$ cat flow/run.sh
#!/bin/bash
# the make line also repeats each setting of config.mk as NAME=value (left out here)
make -C /OpenROAD-flow-scripts/flow DESIGN_CONFIG=/design/flow/config.mk WORK_HOME=/design/flow/orfs CLKGATE_MAP_FILE= finish
$ cat flow/config.mk
export PLATFORM = sky130hd
export DESIGN_NAME = sensor_if
export DESIGN_NICKNAME = sensor_if
export VERILOG_FILES = /design/flow/design.v
export SDC_FILE = /design/flow/constraint.sdc
export NUM_CORES = 4
export LEC_CHECK = 0
export ABC_AREA = 1
export CAP_MARGIN = 20
export CORE_ASPECT_RATIO = 1.8
export CORE_MARGIN = 2
export CORE_UTILIZATION = 40
export CTS_CLUSTER_SIZE = 78
export HOLD_SLACK_MARGIN = -0.07
export MAX_ROUTING_LAYER = met4
export SLEW_MARGIN = 20
$ cat flow/constraint.sdc
create_clock -name core_clock -period 5.0 [get_ports {clk}]
set_input_delay 1.0000 -clock core_clock [delete_from_list [all_inputs] [get_ports {clk}]]
set_output_delay 1.0000 -clock core_clock [all_outputs]
set_load 0.01 [all_outputs]
$ cat flow/design.v
module sensor_if(input sens_active,reset,clk,output passed);
reg [255-1:0] shift_reg;
reg compleated,uninterupted;
  always @(posedge clk) begin
  if(~reset && sens_active && ~uninterupted)begin
      shift_reg <= {shift_reg[255-2:0], sens_active};
      if(shift_reg[255-1])begin
        uninterupted = 1;
        shift_reg <= 0;
      end
    end  
    if(~reset && uninterupted && ~sens_active)begin
      shift_reg <= {shift_reg[255-2:0], ~sens_active};
    end if(uninterupted && shift_reg[255-1] && ~sens_active) begin
      compleated = 1;
    end
    if(reset) begin
      shift_reg <= 0;
      compleated = 0;
      uninterupted = 0;
    end
  end
  assign passed = compleated;
endmodule
==> ci_impl_report.md, run 1 <==
## Synthesis and layout report

| Metric | Value |
|---|---|
| Largest cells by area after synthesis | `dfxtp_1, nand2_1, nor2_1` |
| Top area contributor share | `32.5%` |
| R2R depth | `7` |
| Setup CP Type | `input pin to flop` |
| Crit start category | `input pin` |
| Levels on crit path | `9` |
| Chip Area, Yosys | `15800 sq um` |
| Hold Path Origin | `compleated` |
| CTS clk-pin slew, worst paths | `0.06 ns` |
| P_seq | `2.32 mW` |
| WL per Instance | `12.2 microns` |
| Fin Hold WS | `0.487 ns` |
| Antenna Nets Post-Route | `0` |
| Sequential share of power | `43.2%` |
| Peak VDD IR | `0.213 mV` |
| Via Count | `15900` |
| P per Cell Area | `324 nW/um^2` |
| Mux share | `0%` |
| Final Max Slew Viols | `0` |
| Layout Skew | `0.00858 ns` |
| Period minus WS final | `3.51 ns` |
| Site Rows | `97` |
| Setup Fix Bufs, Post-CTS | `0` |
| Worst-Skew Late Latency | `0.54 ns` |
| Adder Share, Synth | `0%` |
| Top power group | `sequential cells` |
| Syn avg cell area | `5.63 sq um` |
| XORs/XNORs by Area | `0%` |
| Worst setup path endpoint | `shift_reg[194]` |
| Ports | `4` |
| Yosys cell count | `2811` |
| Least-Margin Pin Slew | `1.18 ns` |
| Worst Setup End Kind | `flop` |
| Seq/Total Area, Yosys | `32.5%` |
| Final HPWL DP | `16800 microns` |
| Clk pwr | `2.11 mW` |
| Logic power comb | `0.938 mW` |
| Core area | `39000 sq um` |
| Worst path max stage delay | `0.79 ns` |
| Largest area contributor in the netlist | `dfxtp_1` |
| Pint | `3.77 mW` |
| Max Clock Freq | `0.285 GHz` |
| Cts hold-fix bufs | `0` |
| Vias per cell | `5.11` |
| Vert. Die Dim | `271 microns` |
| Max FO, Critical Path | `93` |
| Ao+oa area frac | `0.142%` |
| Net count after synthesis | `2814` |
| Tool warnings | `42` |
| GPL Wtd Cong | `0.714` |
| CP max-delay cell | `buf_4` |
| Simple share | `54.4%` |
| Crit path cell chain | `clkdlybuf4s50_1 > inv_8 > nand3_4 > buf_4 > buf_4 > nand2_1 > nand2_1 > nor2_1 > nor2_1` |
| Post-route DRC | `0` |
| Buffers and inverters on the worst path | `4` |
| WP data arrival | `3.99 ns` |
| Logic family by area | `simple AND/OR/NAND/NOR gates` |
| Number of global-route vias before repair | `14500` |
| Clock buffer depth | `3` |
| Ys flop type | `dfxtp_1` |
| Fill count | `4096` |
| Count leader, synth | `nand2_1` |
| Worst Hold Depth | `2` |
| Registers, synthesis | `257` |
| Synth Cell Area | `15800 sq um` |
| Worst reg2reg path startpoint | `uninterupted` |
| Buffers on Ports | `3` |
| Max_slew headroom | `21.3%` |
| CTS-repair resized insts | `0` |
| Psw | `1.60 mW` |
| Total global-route track usage | `18.1%` |
| Clock network power share | `39.4%` |
| CTS tree | `yes` |
| Starting DRC count in detailed routing | `1373` |
| Post-synth EDFFs | `0` |
| Final net count | `2608` |
| Synthesis Warnings | `1` |
| FFs w/ async S/R, synth | `0%` |
| MaxCap Viol Count | `0` |
| WP data required | `5.48 ns` |
| Hold Fails Final Rpt | `0` |
| Delay-heaviest family, CP | `buffers and inverters` |
| Htree depth | `1` |
| Switch share | `29.8%` |
| Area grow syn2layout | `4.59%` |
| Pin count of the biggest net entering global routing | `254` |
| FF-to-FF setup slack | `1.91 ns` |
| Setup TNS | `0 ns` |
| Die width | `152 microns` |
| N_diodes | `0` |
| DIE AREA | `41200 sq um` |
| Final setup violation count | `0` |
| Cells after synthesis | `2811` |
| Synth cell count leaders | `nand2_1, nor2_1, dfxtp_1` |
| CTS Root Cell | `clkbuf_16` |
| Gr ovfl total | `0` |
| RSZ-0062 raised after global routing | `false` |
| Hold crit path type | `flop to flop` |
| Critical Path Start | `sens_active` |
| TritonCTS Buffers | `27` |
| Combinational share of power | `17.5%` |
| Tally of unique sky130hd cells used after synthesis | `16` |
| Pre-antenna DRT Iters | `5` |
| Tot Pwr | `5.37 mW` |
| Run status | `finished clean` |
| Global-route wire length before repair | `65700 microns` |
| RR Endpoint | `shift_reg[84]` |
| WL final | `38100 microns` |
| Final worst-path cycle share | `70.1%` |
| Initial antenna violation count | `0` |
| Pleak | `8.75 nW` |
| Clk sinks | `257` |
| Initial Utilization | `40.6%` |
| Hold Path End | `compleated` |
## stage by stage
step,cells,area [sq um],setup WS (ns),util [%]
detailed placement,3071,15600,0.923,40.1
finish,3120,16600,1.49,42.5
CTS,3120,16600,1.51,42.5
floorplan,2811,15800,3.02,-
global placement,3071,15600,0.984,40.1
global route,3120,16600,1.27,42.5
## routing by layer
metal	track usage [%]	routed length [microns]	vias to the layer above	share of wire, %
li1	-	-	8328	-
met1	21.7	17900	7419	47
met2	33.0	18700	168	49
met3	1.49	960	33	2.5
met4	4.16	467	0	1.2
met5	-	0	-	0
## cell type report
class / instances / area, sq um / area share [%]
sequential: 257 / 5150 / 31.1
inverter: 259 / 995 / 6.01
clock inverter: 10 / 100 / 0.605
timing repair buffer: 19 / 213 / 1.28
clock buffer: 39 / 822 / 4.97
tap: 495 / 619 / 3.74
multi-input combinational: 2041 / 8650 / 52.3
==> run 2, diff against run 1 <==
CORE_ASPECT_RATIO = default   (was 1.8)
CORE_UTILIZATION = 69   (was 40)
CTS_CLUSTER_SIZE = 100   (was 78)
HOLD_SLACK_MARGIN = default   (was -0.07)
MAX_ROUTING_LAYER = default   (was met4)
clock period = 6.12 ns   (was 5.0 ns; I/O delays follow)
==> run 2 against run 1 <==
Against the previous run: routed wire length decreased by 7.5%; register-to-register slack improved by 1.3 ns; synthesized cell count stayed put; critical endpoint is now shift_reg[239]; setup slack improved by 0.51 ns; global-route usage up 10 points; combinational power shrank 18%; hold slack gained 0.044 ns; core utilization rose by 30 points; critical path depth decreased by 1; cell count decreased by 6.6%.
==> ci_impl_report.md, run 2 <==
## Synthesis and layout report

| Metric | Value |
|---|---|
| Tool warnings | `48` |
| Pint | `3.07 mW` |
| Top power group | `sequential cells` |
| Site Rows | `55` |
| Max FO, Critical Path | `179` |
| Number of global-route vias before repair | `14300` |
| Die width | `155 microns` |
| Largest cells by area after synthesis | `dfxtp_1, nand2_1, nor2_1` |
| Final Max Slew Viols | `0` |
| Final worst-path cycle share | `67.2%` |
| Ports | `4` |
| Core area | `22600 sq um` |
| CTS-repair resized insts | `0` |
| Sequential share of power | `43.2%` |
| Final setup margin | `2.01 ns` |
| Worst Setup End Kind | `flop` |
| Worst setup path endpoint | `shift_reg[239]` |
| Setup CP Type | `input pin to flop` |
| Crit start category | `input pin` |
| CTS clk-pin slew, worst paths | `0.06 ns` |
| N_diodes | `0` |
| P_seq | `1.89 mW` |
| Logic family by area | `simple AND/OR/NAND/NOR gates` |
| Post-synth EDFFs | `0` |
| Starting DRC count in detailed routing | `1578` |
| WL final | `35200 microns` |
| Registers, synthesis | `257` |
| CTS Root Cell | `clkbuf_16` |
| GPL Wtd Cong | `0.726` |
| Combinational share of power | `17.5%` |
| Count leader, synth | `nand2_1` |
| Seq/Total Area, Yosys | `32.5%` |
| Psw | `1.31 mW` |
| Clock network power share | `39.3%` |
| MaxCap Viol Count | `0` |
| Synth cell count leaders | `nand2_1, nor2_1, dfxtp_1` |
| Tally of unique sky130hd cells used after synthesis | `16` |
| Initial antenna violation count | `0` |
| DIE AREA | `24200 sq um` |
| Buffers and inverters on the worst path | `4` |
| Worst reg2reg path startpoint | `uninterupted` |
| Worst path max stage delay | `0.65 ns` |
| Max Clock Freq | `0.243 GHz` |
| Simple share | `54.4%` |
| Yosys cell count | `2811` |
| Hold Fails Final Rpt | `0` |
| Top area contributor share | `32.5%` |
| WL per Instance | `12.1 microns` |
| RSZ-0062 raised after global routing | `false` |
| Clock buffer depth | `3` |
| Vert. Die Dim | `155 microns` |
| CTS tree | `yes` |
| Adder Share, Synth | `0%` |
| RR Endpoint | `shift_reg[114]` |
| Via Count | `15900` |
| Hold crit path type | `flop to flop` |
| Net count after synthesis | `2814` |
| Pin count of the biggest net entering global routing | `234` |
| Switch share | `29.9%` |
| Cts hold-fix bufs | `0` |
| Fin Hold WS | `0.531 ns` |
| Post-route DRC | `0` |
| Period minus WS final | `4.11 ns` |
| TritonCTS Buffers | `29` |
| Global-route wire length before repair | `61200 microns` |
| Worst-Skew Late Latency | `0.55 ns` |
| Final setup violation count | `0` |
| XORs/XNORs by Area | `0%` |
| Largest area contributor in the netlist | `dfxtp_1` |
| Peak VDD IR | `0.242 mV` |
| Logic power comb | `0.767 mW` |
| Synth Cell Area | `15800 sq um` |
| Max_slew headroom | `24.0%` |
| Setup Fix Bufs, Post-CTS | `0` |
| Total global-route track usage | `28.3%` |
| FFs w/ async S/R, synth | `0%` |
| Syn avg cell area | `5.63 sq um` |
| Pleak | `8.77 nW` |
| Hold Path End | `shift_reg[0]` |
| Buffers on Ports | `3` |
| Hold Path Origin | `shift_reg[0]` |
| Worst Hold Depth | `2` |
| Vias per cell | `5.47` |
| Ao+oa area frac | `0.142%` |
| Final core occ | `72.3%` |
| FF-to-FF setup slack | `3.18 ns` |
| WP data arrival | `4.55 ns` |
| Critical Path Start | `reset` |
| R2R depth | `7` |
| Layout Skew | `0.00696 ns` |
| Final HPWL DP | `16000 microns` |
| Pre-antenna DRT Iters | `6` |
| Area grow syn2layout | `3.13%` |
| Clk pwr | `1.72 mW` |
| Run status | `finished clean` |
| Antenna Nets Post-Route | `0` |
| P per Cell Area | `268 nW/um^2` |
| Setup WS pre-CTS | `1.53 ns` |
| CP max-delay cell | `inv_8` |
| Ys flop type | `dfxtp_1` |
| Cells after synthesis | `2811` |
| Mux share | `0%` |
| Least-Margin Pin Slew | `1.14 ns` |
| Final net count | `2610` |
| Synthesis Warnings | `1` |
| Htree depth | `1` |
| Chip Area, Yosys | `15800 sq um` |
| WP data required | `6.56 ns` |
| Delay-heaviest family, CP | `buffers and inverters` |
| Levels on crit path | `8` |
| Gr ovfl total | `0` |
| Initial Utilization | `70.1%` |
| Clk sinks | `257` |
| Crit path cell chain | `clkdlybuf4s50_1 > inv_8 > nand3_4 > nand2_1 > inv_8 > buf_12 > nor2_1 > nor2_1` |
| Setup TNS | `0 ns` |
run 2: stage by stage:
step | instance area, sq um | cells | total power, mW
2_1_floorplan | 15800 | 2811 | 2.56
3_3_place_gp | 15400 | 2861 | 2.66
3_5_place_dp | 15400 | 2861 | 2.68
4_1_cts | 16300 | 2915 | 4.40
5_1_grt | 16300 | 2915 | 4.60
6_report | 16300 | 2915 | 4.38
run 2: area by class of cell:
cell class	instances	area, sq um
clock inverter	16	114
inverter	259	995
fill	1979	6250
timing repair buffer	19	213
clock buffer	38	840
tap	285	357
multi-input combinational	2041	8650
sequential	257	5150
run 2: routing by layer:
layer / GRT usage, % / routed length [microns] / share of wire [%] / vias to the layer above
li1: - / - / - / 8341
met1: 34.6 / 16300 / 46 / 7252
met2: 53.7 / 17100 / 49 / 298
met3: 2.65 / 1250 / 3.5 / 46
met4: 6.07 / 564 / 1.6 / 0
met5: 0 / 0 / 0 / -
==> run 3, diff against run 2 <==
ABC_AREA = default   (was 1)
CAP_MARGIN = 5   (was 20)
CELL_PAD_IN_SITES_DETAIL_PLACEMENT = 2   (was default)
CORE_MARGIN = 8   (was 2)
CORE_UTILIZATION = 40   (was 69)
CTS_CLUSTER_DIAMETER = 351   (was default)
CTS_CLUSTER_SIZE = default   (was 100)
GPL_ROUTABILITY_DRIVEN = 1   (was default)
GPL_TIMING_DRIVEN = 0   (was default)
MAX_ROUTING_LAYER = met5   (was default)
PLACE_DENSITY_LB_ADDON = 0.21   (was default)
SLEW_MARGIN = 10   (was 20)
TNS_END_PERCENT = 90   (was default)
clock period = 1.52 ns   (was 6.12 ns; I/O delays follow)
==> run 3 against run 2 <==
Against the previous run: the layout now fails its checks (setup timing); global-route usage shrank 0.13 points; register-to-register slack got worse by 3.4 ns; sequential cell count unchanged; first-iteration DRC count down 51%; non-clock buffer count is 107 higher; core utilization is 22 points lower; clock skew grew 0.021 ns; via count fell by 40%; die size up 17%; hold slack got worse by 0.10 ns; total power rose to 3.4 times the previous value; cell area fell by 30%; critical path type is now flop to flop; critical endpoint is now shift_reg[60]; largest cell class is now registers.
==> ci_impl_report.md, run 3 <==
## Synthesis and layout report

| Metric | Value |
|---|---|
| M1 wire length | `17800 microns` |
| Top power group | `the clock network` |
| Worst-Skew Late Latency | `0.57 ns` |
| Peak VDD IR | `1.25 mV` |
| Simple share | `10.6%` |
| XORs/XNORs by Area | `0.0942%` |
| CP max-delay cell | `dfxtp_4` |
| Worst reg2reg path startpoint | `uninterupted` |
| RR Endpoint | `shift_reg[60]` |
| Synth Cell Area | `9300 sq um` |
| WP data required | `1.94 ns` |
| Initial Utilization | `40.9%` |
| Cts hold-fix bufs | `0` |
| Pint | `10.9 mW` |
| Switch share | `25.8%` |
| Registers, synthesis | `257` |
| Highest metal used | `met4` |
| Clock buffer depth | `3` |
| Post-synth EDFFs | `0` |
| Vert. Die Dim | `168 microns` |
| Largest cells by area after synthesis | `dfxtp_1, a21oi_1, nand2_1` |
| Final setup violation count | `89` |
| Worst Hold Depth | `3` |
| Global-route wire length before repair | `62900 microns` |
| Worst Setup End Kind | `flop` |
| FF-to-FF setup slack | `-0.23 ns` |
| Cells after synthesis | `1143` |
| RSZ-0062 raised after global routing | `true` |
| Largest area contributor in the netlist | `dfxtp_1` |
| Worst setup path endpoint | `shift_reg[60]` |
| Antenna Nets Post-Route | `0` |
| Final setup margin | `-0.225 ns` |
| P_seq | `6.73 mW` |
| Clk sinks | `257` |
| Starting DRC count in detailed routing | `767` |
| Ports | `4` |
| Placed cell areas | `9670 sq um` |
| DIE AREA | `28400 sq um` |
| N_diodes | `0` |
| Buffers on Ports | `2` |
| Max FO, Critical Path | `10` |
| Fin Hold WS | `0.428 ns` |
| Via Count | `9483` |
| GPL Wtd Cong | `0.698` |
| Core area | `22700 sq um` |
| Hold Path End | `shift_reg[235]` |
| Top area contributor share | `55.4%` |
| Gr ovfl total | `0` |
| Adder Share, Synth | `0%` |
| Final HPWL DP | `18000 microns` |
| Final Max Slew Viols | `0` |
| Least-Margin Pin Slew | `0.758 ns` |
| Run status | `complete, but fails checks` |
| Sequential share of power | `45.7%` |
| Die width | `168 microns` |
| Crit start category | `flop` |
| Pre-antenna DRT Iters | `5` |
| Combinational Area | `3950 sq um` |
| MaxCap Viol Count | `0` |
| R2R depth | `5` |
| Synthesis Warnings | `1` |
| Levels on crit path | `5` |
| Critical Path Start | `uninterupted` |
| Finished Cell Area | `11500 sq um` |
| Hold Fails Final Rpt | `0` |
| CTS Root Cell | `clkbuf_16` |
| Mux share | `0%` |
| P per Cell Area | `1280 nW/um^2` |
| CTS tree | `yes` |
| Hold crit path type | `input pin to flop` |
| Period minus WS final | `1.75 ns` |
| Routed wl met3 | `2730 microns` |
| Worst path max stage delay | `0.42 ns` |
| Layout Skew | `0.0277 ns` |
| Vias per cell | `6.36` |
| Ao+oa area frac | `27.5%` |
| Clock network power share | `49.6%` |
| WL final | `48100 microns` |
| Buffers and inverters on the worst path | `2` |
| Crit path cell chain | `and2b_2 > buf_6 > buf_2 > o21ai_0 > a21oi_1` |
| Psw | `3.80 mW` |
| TritonCTS Buffers | `28` |
| Register area | `5150 sq um` |
| Final worst-path cycle share | `115%` |
| Max Clock Freq | `0.573 GHz` |
| Htree depth | `1` |
| Count leader, synth | `dfxtp_1` |
| Area grow syn2layout | `23.4%` |
| Final net count | `1189` |
| Combinational share of power | `4.6%` |
| Met2 wire length | `24000 microns` |
| Pleak | `3.66 nW` |
| Post-route DRC | `0` |
| Logic family by area | `AND-OR/OR-AND gates` |
| WL per Instance | `32.3 microns` |
| Max_slew headroom | `49.5%` |
| Hold Path Origin | `reset` |
| Logic power comb | `0.682 mW` |
| Chip Area, Yosys | `9300 sq um` |
| Fill count | `2341` |
| WP data arrival | `2.17 ns` |
| Synth cell count leaders | `dfxtp_1, a21oi_1, nand2_1` |
| Pin count of the biggest net entering global routing | `15` |
| Seq/Total Area, Yosys | `55.4%` |
| Initial antenna violation count | `0` |
| CTS clk-pin slew, worst paths | `0.07 ns` |
| Total global-route track usage | `28.1%` |
| Layout check failures | `setup timing` |
| Yosys cell count | `1143` |
| Syn avg cell area | `8.13 sq um` |
| Delay-heaviest family, CP | `AND-OR/OR-AND gates` |
| Net count after synthesis | `1146` |
| Site Rows | `55` |
| Setup CP Type | `flop to flop` |
| Number of global-route vias before repair | `10200` |
| Tally of unique sky130hd cells used after synthesis | `16` |
| Clk pwr | `7.31 mW` |
| Tool warnings | `28` |
| FFs w/ async S/R, synth | `0%` |
| Ys flop type | `dfxtp_1` |
## run 3: cell type report
| type | instances | area share [%] |
|---|---|---|
| Sequential cell | 257 | 44.9 |
| Multi-Input combinational cell | 772 | 34.4 |
| Buffer | 112 | 7.64 |
| Clock buffer | 40 | 7.28 |
| Tap cell | 285 | 3.11 |
| Timing Repair Buffer | 14 | 1.78 |
| Clock inverter | 10 | 0.807 |
| Inverter | 1 | 0.0327 |
## run 3: metrics by stage
step / power (mW) / TNS [ns] / util, % / setup WS [ns] / std cells
after CTS: 14.3 / -0.131 / 47.5 / -0.0471 / 1482
after global routing: 14.9 / -7.09 / 50.5 / -0.232 / 1491
after global placement: 7.32 / -112.25 / 42.6 / -0.509 / 1430
after detailed placement: 7.34 / -157.35 / 42.6 / -0.729 / 1430
after floorplan: 7.19 / 0 / - / 0.295 / 1143
final: 14.7 / -3.76 / 50.5 / -0.225 / 1491
## run 3: per-layer routing
metal / up-vias / GRT usage (%)
met4: 0 / 15.5
li1: 3980 / -
met1: 4721 / 30.9
met5: - / 0
met2: 547 / 51.4
met3: 235 / 4.00
## run 3: what timing repair did
action,4_1_cts,5_1_grt
setup endpoints to repair,252,202
gates cloned,0,4
buffers inserted,2,6
pin swaps,6,23
resized,84,243
==> run 4, diff against run 3 <==
ABC_AREA = 1   (was default)
CAP_MARGIN = 30   (was 5)
CELL_PAD_IN_SITES_DETAIL_PLACEMENT = default   (was 2)
CELL_PAD_IN_SITES_GLOBAL_PLACEMENT = 3   (was default)
CORE_ASPECT_RATIO = 1.82   (was default)
CORE_MARGIN = 4   (was 8)
CORE_UTILIZATION = 41   (was 40)
CTS_CLUSTER_DIAMETER = 22   (was 351)
CTS_CLUSTER_SIZE = 37   (was default)
GPL_TIMING_DRIVEN = default   (was 0)
HOLD_SLACK_MARGIN = 0.2   (was default)
MAX_ROUTING_LAYER = default   (was met5)
MIN_ROUTING_LAYER = met2   (was default)
PLACE_DENSITY_LB_ADDON = 0.02   (was 0.21)
SLEW_MARGIN = 20   (was 10)
TNS_END_PERCENT = 30   (was 90)
clock period = 1.85 ns   (was 1.52 ns; I/O delays follow)
==> run 4 against run 3 <==
Against the previous run: the flow now stops in 3_1_place_gp_skip_io; synthesized area rose by 70%; synthesized cell count increased by 150%; die size increased by 48%.
==> ci_impl_report.md, run 4 <==
### Metrics collected by this job

| Metric | Value |
|---|---|
| Die width | `154 microns` |
| Syn avg cell area | `5.63 sq um` |
| Tally of unique sky130hd cells used after synthesis | `16` |
| Synthesis Warnings | `1` |
| Adder Share, Synth | `0%` |
| Largest cells by area after synthesis | `dfxtp_1, nand2_1, nor2_1` |
| Cells after synthesis | `2811` |
| XORs/XNORs by Area | `0%` |
| Count leader, synth | `nand2_1` |
| Chip Area, Yosys | `15800 sq um` |
| Ys flop type | `dfxtp_1` |
| Synth Cell Area | `15800 sq um` |
| Mux share | `0%` |
| First Error | `[ERROR FLW-0024] Place density exceeds 1.0 (current PLACE_DENSITY_LB_ADDON =  0.02). Please check if the value of  PLACE_DENSITY_LB_ADDON is between 0 and 0.99.` |
| DIE AREA | `42000 sq um` |
| Simple share | `54.4%` |
| Seq/Total Area, Yosys | `32.5%` |
| Stop stage | `3_1_place_gp_skip_io` |
| Synth cell count leaders | `nand2_1, nor2_1, dfxtp_1` |
| Initial Utilization | `41.7%` |
| Run status | `aborted with a tool error` |
| FFs w/ async S/R, synth | `0%` |
| Yosys cell count | `2811` |
| Vert. Die Dim | `273 microns` |
| Core area | `38000 sq um` |
| Ao+oa area frac | `0.142%` |
| Net count after synthesis | `2814` |
| Site Rows | `96` |
| Post-synth EDFFs | `0` |
| Registers, synthesis | `257` |
| Top area contributor share | `32.5%` |
| Logic family by area | `simple AND/OR/NAND/NOR gates` |
| Largest area contributor in the netlist | `dfxtp_1` |
==> run 5, diff against run 4 <==
ABC_AREA = default   (was 1)
CAP_MARGIN = 20   (was 30)
CELL_PAD_IN_SITES_GLOBAL_PLACEMENT = default   (was 3)
CORE_ASPECT_RATIO = default   (was 1.82)
CORE_MARGIN = 2   (was 4)
CORE_UTILIZATION = 65   (was 41)
CTS_CLUSTER_DIAMETER = default   (was 22)
CTS_CLUSTER_SIZE = default   (was 37)
GPL_ROUTABILITY_DRIVEN = default   (was 1)
HOLD_SLACK_MARGIN = default   (was 0.2)
MIN_ROUTING_LAYER = default   (was met2)
PLACE_DENSITY_LB_ADDON = default   (was 0.02)
TNS_END_PERCENT = default   (was 30)
clock period = 2.18 ns   (was 1.85 ns; I/O delays follow)
==> run 5 against run 4 <==
Against the previous run: die size down 64%; synthesized area shrank 41%; synthesized cell count is 59% lower; the run now finishes clean.
==> ci_impl_report.md, run 5 <==
## Synthesis and layout report

| Metric | Value |
|---|---|
| Logic family by area | `AND-OR/OR-AND gates` |
| Sequential share of power | `53.3%` |
| Seq/Total Area, Yosys | `55.4%` |
| Mux share | `0%` |
| Final core occ | `73.2%` |
| Pleak | `3.18 nW` |
| Number of global-route vias before repair | `6596` |
| Clock network power share | `43.4%` |
| Layer with the highest usage | `met2` |
| Final Max Slew Viols | `0` |
| CTS Root Cell | `clkbuf_16` |
| Post-route DRC | `0` |
| Crit path cell chain | `clkdlybuf4s50_1` |
| Setup Fix Bufs, Post-CTS | `0` |
| Net count after synthesis | `1146` |
| Worst-Skew Late Latency | `0.50 ns` |
| Final setup margin | `0.373 ns` |
| Simple share | `10.6%` |
| Buffers on Ports | `3` |
| CTS-repair resized insts | `0` |
| CTS tree | `yes` |
| Worst path max stage delay | `0.53 ns` |
| Grt met1 use | `29.9%` |
| Tally of unique sky130hd cells used after synthesis | `16` |
| P_seq | `4.70 mW` |
| Switch share | `21.2%` |
| Crit start category | `flop` |
| Pin count of the biggest net entering global routing | `66` |
| Setup WS pre-CTS | `0.119 ns` |
| Least-Margin Pin Slew | `0.483 ns` |
| WP data required | `1.74 ns` |
| Hold Path End | `compleated` |
| Largest cells by area after synthesis | `dfxtp_1, a21oi_1, nand2_1` |
| N_diodes | `0` |
| FF-to-FF setup slack | `0.69 ns` |
| Worst Hold Depth | `2` |
| Finished Cell Area | `10200 sq um` |
| Pint | `6.95 mW` |
| Delay-heaviest family, CP | `buffers and inverters` |
| Layout Skew | `0.00762 ns` |
| RSZ-0062 raised after global routing | `false` |
| Worst Setup End Kind | `output pin` |
| TritonCTS Buffers | `25` |
| Hold Fails Final Rpt | `0` |
| Non-Filler Instances | `1285` |
| Ao+oa area frac | `27.5%` |
| DIE AREA | `15300 sq um` |
| Synth cell count leaders | `dfxtp_1, a21oi_1, nand2_1` |
| Max_slew headroom | `67.8%` |
| R2R depth | `5` |
| Hold crit path type | `input pin to flop` |
| Pre-antenna DRT Iters | `5` |
| Setup TNS | `0 ns` |
| Ports | `4` |
| Levels on crit path | `1` |
| Chip Area, Yosys | `9300 sq um` |
| Max Clock Freq | `0.553 GHz` |
| CTS clk-pin slew, worst paths | `0.06 ns` |
| WL final | `16600 microns` |
| Initial antenna violation count | `0` |
| RR Endpoint | `shift_reg[139]` |
| Final setup violation count | `0` |
| Psw | `1.87 mW` |
| Total global-route track usage | `22.1%` |
| Largest area contributor in the netlist | `dfxtp_1` |
| Run status | `finished clean` |
| CP max-delay cell | `clkdlybuf4s50_1` |
| Global Route met2 Usage | `37.2%` |
| Clk sinks | `257` |
| Buffers and inverters on the worst path | `1` |
| Syn avg cell area | `8.13 sq um` |
| Final worst-path cycle share | `82.9%` |
| Initial Utilization | `66.7%` |
| Adder Share, Synth | `0%` |
| Htree depth | `1` |
| Synthesis Warnings | `1` |
| Final HPWL DP | `8750 microns` |
| Antenna Nets Post-Route | `0` |
| Site Rows | `43` |
| Count leader, synth | `dfxtp_1` |
| MaxCap Viol Count | `0` |
| Tot Pwr | `8.82 mW` |
| Fin Hold WS | `0.333 ns` |
| Cts hold-fix bufs | `0` |
| Area grow syn2layout | `9.68%` |
| WP data arrival | `1.37 ns` |
| Yosys cell count | `1143` |
| Period minus WS final | `1.81 ns` |
| Worst setup path endpoint | `passed` |
| P per Cell Area | `865 nW/um^2` |
| Synth Cell Area | `9300 sq um` |
| Setup CP Type | `flop to output pin` |
| GPL Wtd Cong | `0.683` |
| Die width | `124 microns` |
| Peak VDD IR | `0.611 mV` |
| Max FO, Critical Path | `2` |
| Met3 usage | `3.39%` |
| Vias per cell | `5.64` |
| Gr ovfl total | `0` |
| Clock buffer depth | `3` |
| Worst reg2reg path startpoint | `uninterupted` |
| XORs/XNORs by Area | `0.0942%` |
| Via Count | `7253` |
| Cells after synthesis | `1143` |
| Starting DRC count in detailed routing | `661` |
| Hold Path Origin | `reset` |
| Combinational share of power | `3.3%` |
| Placed Instances | `1243` |
| Top area contributor share | `55.4%` |
| FFs w/ async S/R, synth | `0%` |
| Core area | `13900 sq um` |
| Placed cell areas | `9480 sq um` |
| Logic power comb | `0.293 mW` |
| Ys flop type | `dfxtp_1` |
| Final net count | `1093` |
| Registers, synthesis | `257` |
| Critical Path Start | `compleated` |
| Post-synth EDFFs | `0` |
| Clk pwr | `3.82 mW` |
| Vert. Die Dim | `124 microns` |
| Global-route wire length before repair | `29000 microns` |
| WL per Instance | `12.9 microns` |
| Top power group | `sequential cells` |
| Tool warnings | `28` |
==> run 5: layout make-up <==
class / count / area, sq um
multi-input cells: 772 / 3570
flip-flops and latches: 257 / 5140
inverters: 1 / 3.75
well taps: 180 / 225
repair buffers: 33 / 532
clock buffers: 37 / 691
fillers: 1162 / 3740
clock inverters: 5 / 25.0
==> run 5: per-layer routing <==
| layer | share of wire [%] | vias up |
|---|---|---|
| met1 | 49 | 3401 |
| met2 | 47 | 59 |
| met4 | 1.9 | 0 |
| met3 | 2.4 | 25 |
| li1 | - | 3768 |
| met5 | 0 | - |
==> run 6, diff against run 5 <==
ABC_AREA = 1   (was default)
CAP_MARGIN = 0   (was 20)
CORE_ASPECT_RATIO = 0.94   (was default)
CORE_UTILIZATION = 71   (was 65)
CTS_CLUSTER_DIAMETER = 23   (was default)
CTS_CLUSTER_SIZE = 26   (was default)
GPL_TIMING_DRIVEN = 1   (was default)
HOLD_SLACK_MARGIN = 0.07   (was default)
MAX_ROUTING_LAYER = met4   (was default)
PLACE_DENSITY = 0.65   (was default)
SETUP_SLACK_MARGIN = -0.32   (was default)
SLEW_MARGIN = 0   (was 20)
clock period = 4.27 ns   (was 2.18 ns; I/O delays follow)
==> run 6 against run 5 <==
Against the previous run: cell area up 79%; synthesized cell count up 150%; setup slack better by 0.84 ns; die size up 54%; sequential power down 42%; total power up 11%; critical endpoint is now shift_reg[22]; hold slack better by 0.16 ns; cell count up 140%; synthesized area up 70%; clock power up 54%.
==> ci_impl_report.md, run 6 <==
## Synthesis and layout report

| Metric | Value |
|---|---|
| Layout Skew | `0.0149 ns` |
| Number of global-route vias before repair | `15900` |
| Pint | `7.16 mW` |
| Hold Path End | `compleated` |
| Via Count | `16900` |
| CTS-repair resized insts | `0` |
| Critical Path Start | `sens_active` |
| Run status | `finished clean` |
| Sequential share of power | `27.9%` |
| Simple share | `54.4%` |
| Layer with the highest usage | `met2` |
| MaxCap Viol Count | `0` |
| Final net count | `2667` |
| Peak VDD IR | `0.461 mV` |
| Placed Instances | `2876` |
| Initial Utilization | `72.8%` |
| Total global-route track usage | `33.5%` |
| Crit path cell chain | `clkdlybuf4s50_1 > inv_8 > nand3_4 > nand2_1 > inv_8 > buf_12 > nor2_1 > nor2_1` |
| Least-Margin Pin Slew | `1.30 ns` |
| Area grow syn2layout | `15.1%` |
| Pre-antenna DRT Iters | `6` |
| CP max-delay cell | `clkdlybuf4s50_1` |
| Setup TNS | `0 ns` |
| Pin count of the biggest net entering global routing | `285` |
| Buffers and inverters on the worst path | `4` |
| Htree depth | `3` |
| Clk pwr | `5.90 mW` |
| Initial antenna violation count | `0` |
| Die width | `158 microns` |
| P per Cell Area | `536 nW/um^2` |
| Ports | `4` |
| Logic family by area | `simple AND/OR/NAND/NOR gates` |
| Yosys cell count | `2811` |
| Global-route wire length before repair | `66500 microns` |
| Adder Share, Synth | `0%` |
| Register area | `5150 sq um` |
| Worst path max stage delay | `0.66 ns` |
| Psw | `2.60 mW` |
| Non-Filler Instances | `3030` |
| Core area | `21700 sq um` |
| Grt met1 use | `37.1%` |
| Top area contributor share | `32.5%` |
| N_diodes | `0` |
| Worst Hold Depth | `2` |
| Post-synth EDFFs | `0` |
| Crit start category | `input pin` |
| Seq/Total Area, Yosys | `32.5%` |
| Tot Pwr | `9.76 mW` |
| Cts hold-fix bufs | `0` |
| Finished Cell Area | `18200 sq um` |
| Tally of unique sky130hd cells used after synthesis | `16` |
| Mux share | `0%` |
| Clock buffer depth | `3` |
| Setup CP Type | `input pin to flop` |
| Pleak | `9.70 nW` |
| WP data arrival | `3.55 ns` |
| XORs/XNORs by Area | `0%` |
| Hold Path Origin | `compleated` |
| WL final | `39000 microns` |
| WL per Instance | `12.9 microns` |
| Worst-Skew Late Latency | `0.57 ns` |
| Starting DRC count in detailed routing | `1915` |
| Met3 usage | `6.45%` |
| FFs w/ async S/R, synth | `0%` |
| Synthesis Warnings | `1` |
| Largest area contributor in the netlist | `dfxtp_1` |
| CTS clk-pin slew, worst paths | `0.04 ns` |
| Fin Hold WS | `0.490 ns` |
| Largest cells by area after synthesis | `dfxtp_1, nand2_1, nor2_1` |
| RR Endpoint | `shift_reg[10]` |
| Clock network power share | `60.4%` |
| Levels on crit path | `8` |
| Period minus WS final | `3.06 ns` |
| FF-to-FF setup slack | `1.65 ns` |
| Combinational Area | `8650 sq um` |
| Placed cell areas | `15400 sq um` |
| Gr ovfl total | `0` |
| Ys flop type | `dfxtp_1` |
| Final HPWL DP | `16600 microns` |
| Synth Cell Area | `15800 sq um` |
| Cells after synthesis | `2811` |
| Chip Area, Yosys | `15800 sq um` |
| R2R depth | `6` |
| RSZ-0062 raised after global routing | `false` |
| Final setup violation count | `0` |
| Ao+oa area frac | `0.142%` |
| Hold crit path type | `flop to flop` |
| Combinational share of power | `11.7%` |
| WP data required | `4.77 ns` |
| Syn avg cell area | `5.63 sq um` |
| Site Rows | `52` |
| CTS Root Cell | `clkbuf_16` |
| Delay-heaviest family, CP | `buffers and inverters` |
| Top power group | `the clock network` |
| Max_slew headroom | `13.2%` |
| Clk sinks | `257` |
| Vert. Die Dim | `149 microns` |
| GPL Wtd Cong | `0.721` |
| Count leader, synth | `nand2_1` |
| Max FO, Critical Path | `140` |
| Antenna Nets Post-Route | `0` |
| Tool warnings | `42` |
| Setup Fix Bufs, Post-CTS | `0` |
| Logic power comb | `1.14 mW` |
| Final Max Slew Viols | `0` |
| Worst reg2reg path startpoint | `uninterupted` |
| Switch share | `26.7%` |
| Global Route met2 Usage | `59.2%` |
| Registers, synthesis | `257` |
| Synth cell count leaders | `nand2_1, nor2_1, dfxtp_1` |
| Vias per cell | `5.59` |
| P_seq | `2.72 mW` |
| CTS tree | `yes` |
| DIE AREA | `23500 sq um` |
| Net count after synthesis | `2814` |
| TritonCTS Buffers | `83` |
| Max Clock Freq | `0.327 GHz` |
| Buffers on Ports | `3` |
| Fill count | `1470` |
| Worst setup path endpoint | `shift_reg[22]` |
| Hold Fails Final Rpt | `0` |
| Final worst-path cycle share | `71.6%` |
| Worst Setup End Kind | `flop` |
| Post-route DRC | `0` |
run 6: per-layer routing:
layer,vias up,wire length [microns]
met2,525,19400
met5,-,0
met4,0,587
li1,8507,-
met1,7816,17000
met3,82,2050
run 6: area by class of cell:
type                       count  area share (%)
multi-input combinational   2041            47.5
clock inverter                37            2.16
clock buffer                 117            13.2
timing repair buffer          22            1.36
sequential                   257            28.3
tap                          297            2.04
inverter                     259            5.46
run 6: through the flow:
stage	utilization, %	setup slack (ns)
finish	83.8	1.21
global route	83.8	1.03
CTS	83.8	1.22
detailed placement	71.0	0.643
global placement	71.0	0.713
floorplan	-	2.44
==> run 7, diff against run 6 <==
CAP_MARGIN = 20   (was 0)
CORE_ASPECT_RATIO = default   (was 0.94)
CORE_UTILIZATION = 70   (was 71)
CTS_CLUSTER_DIAMETER = default   (was 23)
CTS_CLUSTER_SIZE = 40   (was 26)
GPL_TIMING_DRIVEN = default   (was 1)
HOLD_SLACK_MARGIN = -0.1   (was 0.07)
MAX_ROUTING_LAYER = default   (was met4)
PLACE_DENSITY = 0.76   (was 0.65)
SETUP_SLACK_MARGIN = 1.09   (was -0.32)
SLEW_MARGIN = 20   (was 0)
clock period = 3.67 ns   (was 4.27 ns; I/O delays follow)
==> run 7 against run 6 <==
Against the previous run: still clean; clock power fell by 53%; routed wire length fell by 7.8%; via count fell by 4.7%; count of clock-buffer cells in the layout fell by 72; cell area shrank 9.6%; highest routed layer unchanged.
==> ci_impl_report.md, run 7 <==
## Synthesis and layout report

| Metric | Value |
|---|---|
| Initial Utilization | `70.5%` |
| Final worst-path cycle share | `65.7%` |
| Clk sinks | `257` |
| Post-synth EDFFs | `0` |
| Gr ovfl total | `0` |
| Area grow syn2layout | `3.95%` |
| Grt met1 use | `35.6%` |
| Switch share | `29.9%` |
| CP max-delay cell | `buf_12` |
| Pin count of the biggest net entering global routing | `256` |
| TritonCTS Buffers | `29` |
| Htree depth | `1` |
| Ports | `4` |
| Synth cell count leaders | `nand2_1, nor2_1, dfxtp_1` |
| Met3 usage | `2.91%` |
| Combinational Area | `8650 sq um` |
| FFs w/ async S/R, synth | `0%` |
| Final net count | `2616` |
| Final HPWL DP | `16400 microns` |
| Starting DRC count in detailed routing | `1735` |
| WL per Instance | `12.3 microns` |
| Least-Margin Pin Slew | `1.27 ns` |
| Clock network power share | `38.6%` |
| Max FO, Critical Path | `255` |
| Seq/Total Area, Yosys | `32.5%` |
| Top power group | `sequential cells` |
| WP data arrival | `2.90 ns` |
| Hold Path Origin | `shift_reg[0]` |
| Most common cell on crit path | `nor2_1` |
| Layout Skew | `0.0117 ns` |
| Hold crit path type | `flop to flop` |
| Registers, synthesis | `257` |
| Max Clock Freq | `0.415 GHz` |
| Clock buffer depth | `3` |
| Worst path max stage delay | `0.73 ns` |
| MaxCap Viol Count | `0` |
| Sequential share of power | `43.2%` |
| Logic power comb | `1.32 mW` |
| Layer with the highest usage | `met2` |
| Run status | `finished clean` |
| CTS tree | `yes` |
| CTS-repair resized insts | `0` |
| Cells after synthesis | `2811` |
| Mux share | `0%` |
| WP data required | `4.16 ns` |
| Largest cells by area after synthesis | `dfxtp_1, nand2_1, nor2_1` |
| Critical Path Start | `reset` |
| Register area | `5150 sq um` |
| Net count after synthesis | `2814` |
| RR Endpoint | `shift_reg[59]` |
| WL final | `35900 microns` |
| Peak VDD IR | `0.440 mV` |
| CTS Root Cell | `clkbuf_16` |
| Syn avg cell area | `5.63 sq um` |
| Post-route DRC | `0` |
| Yosys cell count | `2811` |
| Core area | `22400 sq um` |
| Hold Fails Final Rpt | `0` |
| CTS clk-pin slew, worst paths | `0.06 ns` |
| Worst-Skew Late Latency | `0.55 ns` |
| Site Rows | `55` |
| Setup Fix Bufs, Post-CTS | `0` |
| Synthesis Warnings | `1` |
| Largest area contributor in the netlist | `dfxtp_1` |
| Crit path cell chain | `clkdlybuf4s50_1 > inv_8 > buf_12 > nand4_1 > nand2_1 > nor2_1 > nor2_1` |
| Worst setup path endpoint | `shift_reg[78]` |
| Worst Setup End Kind | `flop` |
| Buffers and inverters on the worst path | `3` |
| Logic family by area | `simple AND/OR/NAND/NOR gates` |
| Max_slew headroom | `15.0%` |
| Worst reg2reg path startpoint | `shift_reg[254]` |
| Pint | `5.08 mW` |
| Pre-antenna DRT Iters | `6` |
| P per Cell Area | `441 nW/um^2` |
| Global-route wire length before repair | `61900 microns` |
| FF-to-FF setup slack | `1.80 ns` |
| Setup CP Type | `input pin to flop` |
| Fill count | `1905` |
| Initial antenna violation count | `0` |
| Antenna Nets Post-Route | `0` |
| Vert. Die Dim | `154 microns` |
| Die width | `154 microns` |
| Setup TNS | `0 ns` |
| Psw | `2.17 mW` |
| Top area contributor share | `32.5%` |
| Simple share | `54.4%` |
| Synth Cell Area | `15800 sq um` |
| P_seq | `3.13 mW` |
| Ys flop type | `dfxtp_1` |
| GPL Wtd Cong | `0.735` |
| Ao+oa area frac | `0.142%` |
| Adder Share, Synth | `0%` |
| Combinational share of power | `18.2%` |
| Period minus WS final | `2.41 ns` |
| Tally of unique sky130hd cells used after synthesis | `16` |
| Total global-route track usage | `28.9%` |
| Levels on crit path | `7` |
| RSZ-0062 raised after global routing | `false` |
| Worst Hold Depth | `2` |
| Placed cell areas | `15500 sq um` |
| Final setup violation count | `0` |
| Cts hold-fix bufs | `0` |
| Crit start category | `input pin` |
| Number of global-route vias before repair | `14500` |
| Vias per cell | `5.53` |
| XORs/XNORs by Area | `0%` |
| Count leader, synth | `nand2_1` |
| Chip Area, Yosys | `15800 sq um` |
| Via Count | `16100` |
| Pleak | `8.82 nW` |
| Clk pwr | `2.80 mW` |
| Final Max Slew Viols | `0` |
| Buffers on Ports | `3` |
| DIE AREA | `23800 sq um` |
| R2R depth | `6` |
| Global Route met2 Usage | `54.2%` |
| N_diodes | `0` |
| Hold Path End | `shift_reg[0]` |
| Finished Cell Area | `16500 sq um` |
| Tool warnings | `48` |
| Delay-heaviest family, CP | `buffers and inverters` |
[run 7: per-stage QoR]
step	cells	setup WS [ns]	power (mW)	utilization, %	hold WS (ns)
after detailed placement	2867	0.677	4.49	69.2	0.509
after global placement	2867	0.738	4.45	69.2	0.506
after floorplan	2811	1.96	4.27	-	0.465
after global routing	2919	1.10	7.63	73.3	0.567
final	2919	1.26	7.26	73.3	0.545
after CTS	2919	1.25	7.30	73.3	0.535
[run 7: layout make-up]
cell class	count	share of cell area, %
multi-input combinational	2041	52.6
sequential	257	31.3
inverter	259	6.05
clock buffer	45	5.32
timing repair buffer	25	2.32
tap	285	2.17
clock inverter	7	0.236
[run 7: metal layers]
layer / vias to the layer above / wire length [microns]
met4: 0 / 427
li1: 8352 / -
met2: 312 / 17500
met5: - / 0
met3: 38 / 1490
met1: 7426 / 16500
==> run 8, diff against run 7 <==
CAP_MARGIN = 0   (was 20)
CORE_ASPECT_RATIO = 0.94   (was default)
CORE_UTILIZATION = 65   (was 70)
CTS_CLUSTER_DIAMETER = 23   (was default)
CTS_CLUSTER_SIZE = 26   (was 40)
GPL_TIMING_DRIVEN = 1   (was default)
HOLD_SLACK_MARGIN = 0.07   (was -0.1)
MAX_ROUTING_LAYER = met4   (was default)
PLACE_DENSITY = 0.67   (was 0.76)
SETUP_SLACK_MARGIN = -0.32   (was 1.09)
SLEW_MARGIN = 0   (was 20)
clock period = 3.08 ns   (was 3.67 ns; I/O delays follow)
==> run 8 against run 7 <==
Against the previous run: synthesized cell count is the same; count of clock-buffer cells in the layout grew 67; combinational power grew 21%; clock skew grew 0.0025 ns; die size grew 7.5%; largest power group is now the clock network; highest routed layer unchanged; non-clock buffer count grew 10; routed wire length grew 7.3%; critical path type unchanged.
==> ci_impl_report.md, run 8 <==
## Synthesis and layout report

| Metric | Value |
|---|---|
| Run status | `finished clean` |
| Synth Cell Area | `15800 sq um` |
| Pleak | `9.83 nW` |
| CP max-delay cell | `buf_12` |
| Layout Skew | `0.0142 ns` |
| Most common cell on crit path | `nor2_1` |
| Final setup violation count | `0` |
| Largest cells by area after synthesis | `dfxtp_1, nand2_1, nor2_1` |
| GPL Wtd Cong | `0.749` |
| Final Max Slew Viols | `0` |
| Gr ovfl total | `0` |
| Die width | `165 microns` |
| Initial antenna violation count | `0` |
| R2R depth | `6` |
| Setup TNS | `0 ns` |
| Switch share | `25.7%` |
| Crit start category | `input pin` |
| Worst Hold Depth | `2` |
| Crit path cell chain | `clkdlybuf4s50_1 > inv_8 > buf_12 > nand4_1 > nand2_1 > nor2_1 > nor2_1` |
| Tool warnings | `44` |
| Ao+oa area frac | `0.142%` |
| Pint | `10.2 mW` |
| Setup Fix Bufs, Post-CTS | `0` |
| CTS clk-pin slew, worst paths | `0.04 ns` |
| Final net count | `2679` |
| Simple share | `54.4%` |
| CTS Root Cell | `clkbuf_16` |
| Fill count | `1882` |
| Clock buffer depth | `3` |
| Combinational Area | `8650 sq um` |
| WP data arrival | `2.73 ns` |
| Final worst-path cycle share | `73.0%` |
| Buffers on Ports | `3` |
| RR Endpoint | `shift_reg[156]` |
| Total global-route track usage | `30.0%` |
| Max Clock Freq | `0.445 GHz` |
| Ys flop type | `dfxtp_1` |
| Global-route wire length before repair | `65200 microns` |
| CTS tree | `yes` |
| Chip Area, Yosys | `15800 sq um` |
| Period minus WS final | `2.25 ns` |
| Max_slew headroom | `31.3%` |
| Sequential share of power | `27.6%` |
| Site Rows | `55` |
| Worst setup path endpoint | `shift_reg[134]` |
| Combinational share of power | `11.6%` |
| Tot Pwr | `13.7 mW` |
| Htree depth | `3` |
| Buffers and inverters on the worst path | `3` |
| FFs w/ async S/R, synth | `0%` |
| Pin count of the biggest net entering global routing | `214` |
| Logic family by area | `simple AND/OR/NAND/NOR gates` |
| WL final | `38500 microns` |
| Cells after synthesis | `2811` |
| MaxCap Viol Count | `0` |
| WP data required | `3.56 ns` |
| Syn avg cell area | `5.63 sq um` |
| Register area | `5150 sq um` |
| Worst reg2reg path startpoint | `uninterupted` |
| Cts hold-fix bufs | `0` |
| Starting DRC count in detailed routing | `1673` |
| Core area | `24000 sq um` |
| Worst path max stage delay | `0.68 ns` |
| Ports | `4` |
| CTS-repair resized insts | `0` |
| Largest area contributor in the netlist | `dfxtp_1` |
| Peak VDD IR | `0.749 mV` |
| Clk sinks | `257` |
| Hold Path Origin | `compleated` |
| Initial Utilization | `65.9%` |
| XORs/XNORs by Area | `0%` |
| Seq/Total Area, Yosys | `32.5%` |
| Via Count | `16500` |
| N_diodes | `0` |
| Least-Margin Pin Slew | `1.03 ns` |
| Setup CP Type | `input pin to flop` |
| Logic power comb | `1.60 mW` |
| TritonCTS Buffers | `82` |
| FF-to-FF setup slack | `0.91 ns` |
| Worst-Skew Late Latency | `0.55 ns` |
| P per Cell Area | `740 nW/um^2` |
| Psw | `3.52 mW` |
| Registers, synthesis | `257` |
| Area grow syn2layout | `17.0%` |
| Post-route DRC | `0` |
| Yosys cell count | `2811` |
| RSZ-0062 raised after global routing | `false` |
| Levels on crit path | `7` |
| Final HPWL DP | `17200 microns` |
| Vert. Die Dim | `155 microns` |
| Adder Share, Synth | `0%` |
| DIE AREA | `25600 sq um` |
| Tally of unique sky130hd cells used after synthesis | `16` |
| Top area contributor share | `32.5%` |
| Synth cell count leaders | `nand2_1, nor2_1, dfxtp_1` |
| Pre-antenna DRT Iters | `6` |
| Critical Path Start | `sens_active` |
| Vias per cell | `5.40` |
| Count leader, synth | `nand2_1` |
| Net count after synthesis | `2814` |
| Top power group | `the clock network` |
| Hold Fails Final Rpt | `0` |
| Delay-heaviest family, CP | `buffers and inverters` |
| Clk pwr | `8.32 mW` |
| Hold Path End | `compleated` |
| Number of global-route vias before repair | `15300` |
| Mux share | `0%` |
| Hold crit path type | `flop to flop` |
| WL per Instance | `12.6 microns` |
| Antenna Nets Post-Route | `0` |
| Synthesis Warnings | `1` |
| Max FO, Critical Path | `213` |
| Worst Setup End Kind | `flop` |
| Post-synth EDFFs | `0` |
| P_seq | `3.78 mW` |
| Clock network power share | `60.7%` |
[run 8: final cells by class]
type	count	area share (%)
clock buffers	112	12.5
clock inverters	38	2.61
inverters	259	5.37
multi-input cells	2041	46.7
flip-flops and latches	257	27.8
well taps	313	2.11
repair buffers	35	2.88
[run 8: per-layer routing]
metal  track usage, %  vias up  part of all wire, %
met5                -        -                    0
met2             52.5      442                   48
li1                 -     8511                    -
met3             4.59       57                  5.0
met1             35.0     7483                   46
met4             9.98        0                  1.6
[run 8: stage by stage]
step	setup WS (ns)	instances	instance area, sq um	utilization, %	hold WS, ns
CTS	0.933	3055	18500	77.1	0.523
detailed placement	0.432	2905	15700	65.5	0.511
global placement	0.452	2905	15700	65.5	0.454
finish	0.831	3055	18500	77.1	0.518
global route	0.786	3055	18500	77.1	0.539
floorplan	1.48	2811	15800	-	0.465
==> run 9, diff against run 8 <==
ABC_AREA = 0   (was 1)
CORE_ASPECT_RATIO = 1.41   (was 0.94)
CORE_UTILIZATION = 72   (was 65)
CTS_CLUSTER_DIAMETER = 316   (was 23)
HOLD_SLACK_MARGIN = -0.09   (was 0.07)
PLACE_DENSITY = default   (was 0.67)
PLACE_DENSITY_LB_ADDON = 0.29   (was default)
SETUP_SLACK_MARGIN = 0.3   (was -0.32)
clock period = 1.52 ns   (was 3.08 ns; I/O delays follow)
==> run 9 against run 8 <==
Against the previous run: the layout now fails its checks (setup timing); combinational power shrank 43%; non-clock buffer count grew 79; register-to-register slack got worse by 1.2 ns; critical endpoint is now shift_reg[61]; largest power group is now sequential cells.
==> ci_impl_report.md, run 9 <==
## Synthesis and layout report

| Metric | Value |
|---|---|
| DIE AREA | `13800 sq um` |
| Post-synth EDFFs | `0` |
| GPL Wtd Cong | `0.733` |
| Clk sinks | `257` |
| Ports | `4` |
| Most common cell on crit path | `buf_8` |
| CP max-delay cell | `dfxtp_4` |
| Starting DRC count in detailed routing | `1982` |
| Clock network power share | `33.0%` |
| Cells after synthesis | `1143` |
| Worst path max stage delay | `0.42 ns` |
| Sequential share of power | `58.9%` |
| Global-route wire length before repair | `34700 microns` |
| Final core occ | `94.2%` |
| Run status | `complete, but fails checks` |
| Logic family by area | `AND-OR/OR-AND gates` |
| P per Cell Area | `956 nW/um^2` |
| Switch share | `24.0%` |
| Setup CP Type | `flop to flop` |
| Worst reg2reg path startpoint | `uninterupted` |
| Synth cell count leaders | `dfxtp_1, a21oi_1, nand2_1` |
| Max FO, Critical Path | `7` |
| Layout check failures | `setup timing` |
| Gr ovfl total | `0` |
| WP data arrival | `2.21 ns` |
| Simple share | `10.6%` |
| Initial antenna violation count | `0` |
| Register area | `5150 sq um` |
| Seq/Total Area, Yosys | `55.4%` |
| Critical Path Start | `uninterupted` |
| Antenna Nets Post-Route | `0` |
| WL final | `37600 microns` |
| Fin Hold WS | `0.209 ns` |
| Setup WS pre-CTS | `-0.385 ns` |
| Largest cells by area after synthesis | `dfxtp_1, a21oi_1, nand2_1` |
| Count leader, synth | `dfxtp_1` |
| N_diodes | `0` |
| CTS clk-pin slew, worst paths | `0.11 ns` |
| Synthesis Warnings | `1` |
| Tally of unique sky130hd cells used after synthesis | `16` |
| Final Max Slew Viols | `0` |
| WP data required | `1.90 ns` |
| Ao+oa area frac | `27.5%` |
| Vert. Die Dim | `139 microns` |
| Max_slew headroom | `68.2%` |
| Worst Setup End Kind | `flop` |
| Final net count | `1162` |
| Hold crit path type | `input pin to flop` |
| Die width | `99.7 microns` |
| Final setup margin | `-0.304 ns` |
| Cts hold-fix bufs | `0` |
| WL per Instance | `28.7 microns` |
| Crit start category | `flop` |
| Levels on crit path | `6` |
| Logic power comb | `0.917 mW` |
| Site Rows | `49` |
| Syn avg cell area | `8.13 sq um` |
| Registers, synthesis | `257` |
| XORs/XNORs by Area | `0.0942%` |
| Area grow syn2layout | `28.6%` |
| Peak VDD IR | `1.31 mV` |
| Core area | `12700 sq um` |
| Worst-Skew Late Latency | `0.50 ns` |
| Buffers and inverters on the worst path | `3` |
| Yosys cell count | `1143` |
| Worst setup path endpoint | `shift_reg[61]` |
| TritonCTS Buffers | `13` |
| Total global-route track usage | `30.5%` |
| Number of global-route vias before repair | `7419` |
| Final setup violation count | `81` |
| Top power group | `sequential cells` |
| Hold Fails Final Rpt | `0` |
| Adder Share, Synth | `0%` |
| Clock buffer depth | `3` |
| Pre-antenna DRT Iters | `9` |
| Synth Cell Area | `9300 sq um` |
| Hold Path Origin | `reset` |
| Largest area contributor in the netlist | `dfxtp_1` |
| Delay-heaviest family, CP | `buffers and inverters` |
| Buffers on Ports | `3` |
| Post-route DRC | `0` |
| Crit path cell chain | `xnor2_4 > buf_8 > buf_12 > buf_8 > nand2_1 > a21oi_2` |
| Pleak | `3.94 nW` |
| RR Endpoint | `shift_reg[61]` |
| Vias per cell | `7.65` |
| Layout Skew | `0.0191 ns` |
| Worst Hold Depth | `2` |
| Initial Utilization | `73.2%` |
| RSZ-0062 raised after global routing | `true` |
| Final worst-path cycle share | `120%` |
| Htree depth | `1` |
| Fill count | `320` |
| Setup TNS | `-3.94 ns` |
| Pin count of the biggest net entering global routing | `53` |
| Tool warnings | `29` |
| Period minus WS final | `1.82 ns` |
| Max Clock Freq | `0.548 GHz` |
| R2R depth | `6` |
| Least-Margin Pin Slew | `0.472 ns` |
| P_seq | `6.74 mW` |
| Final HPWL DP | `9400 microns` |
| Ys flop type | `dfxtp_1` |
| FF-to-FF setup slack | `-0.30 ns` |
| Net count after synthesis | `1146` |
| Top area contributor share | `55.4%` |
| MaxCap Viol Count | `0` |
| CTS tree | `yes` |
| Pint | `8.69 mW` |
| Clk pwr | `3.77 mW` |
| FFs w/ async S/R, synth | `0%` |
| Tot Pwr | `11.4 mW` |
| Mux share | `0%` |
| Via Count | `10000` |
| CTS Root Cell | `clkbuf_16` |
| Chip Area, Yosys | `9300 sq um` |
| Hold Path End | `shift_reg[4]` |
| Combinational Area | `4120 sq um` |
| Psw | `2.74 mW` |
| Combinational share of power | `8.0%` |
[run 9: cell type report]
class / instances / area share, %
clock inverters: 1 / 0.0419
repair buffers: 114 / 18.0
multi-input cells: 772 / 34.5
well taps: 153 / 1.60
flip-flops and latches: 257 / 43.1
inverters: 1 / 0.0314
clock buffers: 13 / 2.72
[run 9: metal layers]
layer	vias up	track usage, %	share of wire (%)
li1	3918	-	-
met2	1157	50.2	44
met1	4521	39.8	31
met3	433	2.97	13
met4	0	9.81	11
met5	-	-	0
[run 9: what timing repair did]
| item | 4_1_cts | 5_1_grt |
|---|---|---|
| gates cloned | 10 | 43 |
| gates resized | 85 | 209 |
| setup buffers | 10 | 8 |
| setup endpoints to repair | 257 | 257 |
| pin swaps | 0 | 87 |
[run 9: per-stage QoR]
step                instance area, sq um  cells
finish                             12000   1311
global route                       12000   1311
CTS                                10300   1260
detailed placement                  9530   1226
global placement                    9530   1226
floorplan                           9300   1143
==> run 10, diff against run 9 <==
ABC_AREA = 1   (was 0)
HOLD_SLACK_MARGIN = 0.29   (was -0.09)
PLACE_DENSITY = 0.37   (was default)
PLACE_DENSITY_LB_ADDON = default   (was 0.29)
SETUP_SLACK_MARGIN = -0.13   (was 0.3)
SLEW_MARGIN = 40   (was 0)
clock period = 1.43 ns   (was 1.52 ns; I/O delays follow)
==> run 10 against run 9 <==
Against the previous run: still fails the layout checks on setup timing; highest routed layer unchanged; clock power up 6.9%; critical endpoint is now shift_reg[70]; cell area rose by 43%; combinational power went up to 4.2 times the previous value; non-clock buffer count up 12.
==> ci_impl_report.md, run 10 <==
## Synthesis and layout report

| Metric | Value |
|---|---|
| Top area contributor share | `32.5%` |
| Pint | `10.8 mW` |
| Clk pwr | `4.03 mW` |
| Critical Path Start | `uninterupted` |
| Max Clock Freq | `0.695 GHz` |
| Tally of unique sky130hd cells used after synthesis | `16` |
| Final HPWL DP | `22500 microns` |
| Net count after synthesis | `2814` |
| DIE AREA | `23200 sq um` |
| Pin count of the biggest net entering global routing | `61` |
| GPL Wtd Cong | `0.808` |
| Area grow syn2layout | `7.83%` |
| Buffers on Ports | `3` |
| Adder Share, Synth | `0%` |
| Via Count | `16700` |
| Yosys cell count | `2811` |
| MaxCap Viol Count | `0` |
| RR Endpoint | `shift_reg[70]` |
| Synth cell count leaders | `nand2_1, nor2_1, dfxtp_1` |
| Crit start category | `flop` |
| Logic family by area | `simple AND/OR/NAND/NOR gates` |
| Ao+oa area frac | `0.142%` |
| CTS tree | `yes` |
| Logic power comb | `3.81 mW` |
| Count leader, synth | `nand2_1` |
| Least-Margin Pin Slew | `0.488 ns` |
| Hold Fails Final Rpt | `0` |
| Global-route wire length before repair | `64400 microns` |
| Initial Utilization | `73.2%` |
| Max_slew headroom | `67.4%` |
| Setup WS pre-CTS | `-0.473 ns` |
| Final Max Slew Viols | `0` |
| WL per Instance | `12.7 microns` |
| Hold Path Origin | `sens_active` |
| Hold Path End | `uninterupted` |
| Largest area contributor in the netlist | `dfxtp_1` |
| Synth Cell Area | `15800 sq um` |
| CP max-delay cell | `dfxtp_4` |
| Buffers and inverters on the worst path | `3` |
| Gr ovfl total | `0` |
| Core area | `21600 sq um` |
| Delay-heaviest family, CP | `buffers and inverters` |
| Fill count | `1710` |
| Ys flop type | `dfxtp_1` |
| Clk sinks | `257` |
| Site Rows | `64` |
| Initial antenna violation count | `0` |
| Worst Setup End Kind | `flop` |
| P_seq | `8.04 mW` |
| Final net count | `2701` |
| Chip Area, Yosys | `15800 sq um` |
| WP data required | `1.86 ns` |
| Top power group | `sequential cells` |
| Peak VDD IR | `0.988 mV` |
| Layout check failures | `setup timing` |
| Vert. Die Dim | `180 microns` |
| Ports | `4` |
| Most common cell on crit path | `nor2_1` |
| Levels on crit path | `7` |
| Final setup violation count | `3` |
| Tool warnings | `28` |
| Combinational share of power | `24.0%` |
| TritonCTS Buffers | `13` |
| Mux share | `0%` |
| Placed Instances | `2947` |
| Number of global-route vias before repair | `15300` |
| Run status | `complete, but fails checks` |
| Htree depth | `1` |
| Hold crit path type | `input pin to flop` |
| Period minus WS final | `1.44 ns` |
| FF-to-FF setup slack | `-0.008 ns` |
| XORs/XNORs by Area | `0%` |
| Post-route DRC | `0` |
| Cells after synthesis | `2811` |
| WL final | `37500 microns` |
| Max FO, Critical Path | `19` |
| Setup TNS | `-0.0194 ns` |
| Tot Pwr | `15.9 mW` |
| Worst Hold Depth | `4` |
| Setup CP Type | `flop to flop` |
| Seq/Total Area, Yosys | `32.5%` |
| Total global-route track usage | `32.2%` |
| FFs w/ async S/R, synth | `0%` |
| P per Cell Area | `931 nW/um^2` |
| Syn avg cell area | `5.63 sq um` |
| Crit path cell chain | `inv_1 > nand3_4 > nand2_1 > inv_8 > buf_4 > nor2_1 > nor2_1` |
| Non-Filler Instances | `2962` |
| Die width | `129 microns` |
| Worst path max stage delay | `0.41 ns` |
| Worst reg2reg path startpoint | `uninterupted` |
| Clock network power share | `25.4%` |
| Simple share | `54.4%` |
| Largest cells by area after synthesis | `dfxtp_1, nand2_1, nor2_1` |
| Final worst-path cycle share | `101%` |
| R2R depth | `7` |
| Worst setup path endpoint | `shift_reg[70]` |
| Sequential share of power | `50.6%` |
| Fin Hold WS | `0.515 ns` |
| Pre-antenna DRT Iters | `6` |
| Antenna Nets Post-Route | `0` |
| Final setup margin | `-0.00846 ns` |
| Layout Skew | `0.00851 ns` |
| CTS Root Cell | `clkbuf_16` |
| Clock buffer depth | `3` |
| Worst-Skew Late Latency | `0.49 ns` |
| Starting DRC count in detailed routing | `1283` |
| Switch share | `31.7%` |
| Psw | `5.03 mW` |
| Post-synth EDFFs | `0` |
| N_diodes | `0` |
| CTS clk-pin slew, worst paths | `0.10 ns` |
| WP data arrival | `1.86 ns` |
| Synthesis Warnings | `1` |
| Vias per cell | `5.64` |
| Registers, synthesis | `257` |
| Pleak | `9.19 nW` |
==> run 10: layout make-up <==
type / count / area (sq um) / share of cell area, %
clock inverters: 1 / 5.00 / 0.0293
well taps: 264 / 330 / 1.94
multi-input cells: 2041 / 8650 / 50.7
repair buffers: 126 / 1600 / 9.39
flip-flops and latches: 257 / 5150 / 30.2
inverters: 259 / 995 / 5.83
clock buffers: 14 / 329 / 1.93
==> run 10: timing repair <==
action / in CTS / in global routing
resized: 1 / 0
hold buffers: 0 / 0
endpoints found under the setup margin: 1 / 0
buffers inserted: 0 / 0
==> run 10: layer usage <==
metal | GRT usage (%) | vias up | wire, microns
met5 | - | - | 0
met4 | 9.52 | 0 | 585
met3 | 2.52 | 50 | 1590
met2 | 57.0 | 443 | 18800
met1 | 38.8 | 7700 | 16500
li1 | - | 8508 | -
==> run 10: stage by stage <==
| stage | util, % | area [sq um] |
|---|---|---|
| 2_1_floorplan | - | 15800 |
| 3_3_place_gp | 77.4 | 16700 |
| 3_5_place_dp | 77.4 | 16700 |
| 4_1_cts | 78.9 | 17100 |
| 5_1_grt | 78.9 | 17100 |
| 6_report | 78.9 | 17100 |
Power is estimated from default activity; no workload was simulated.
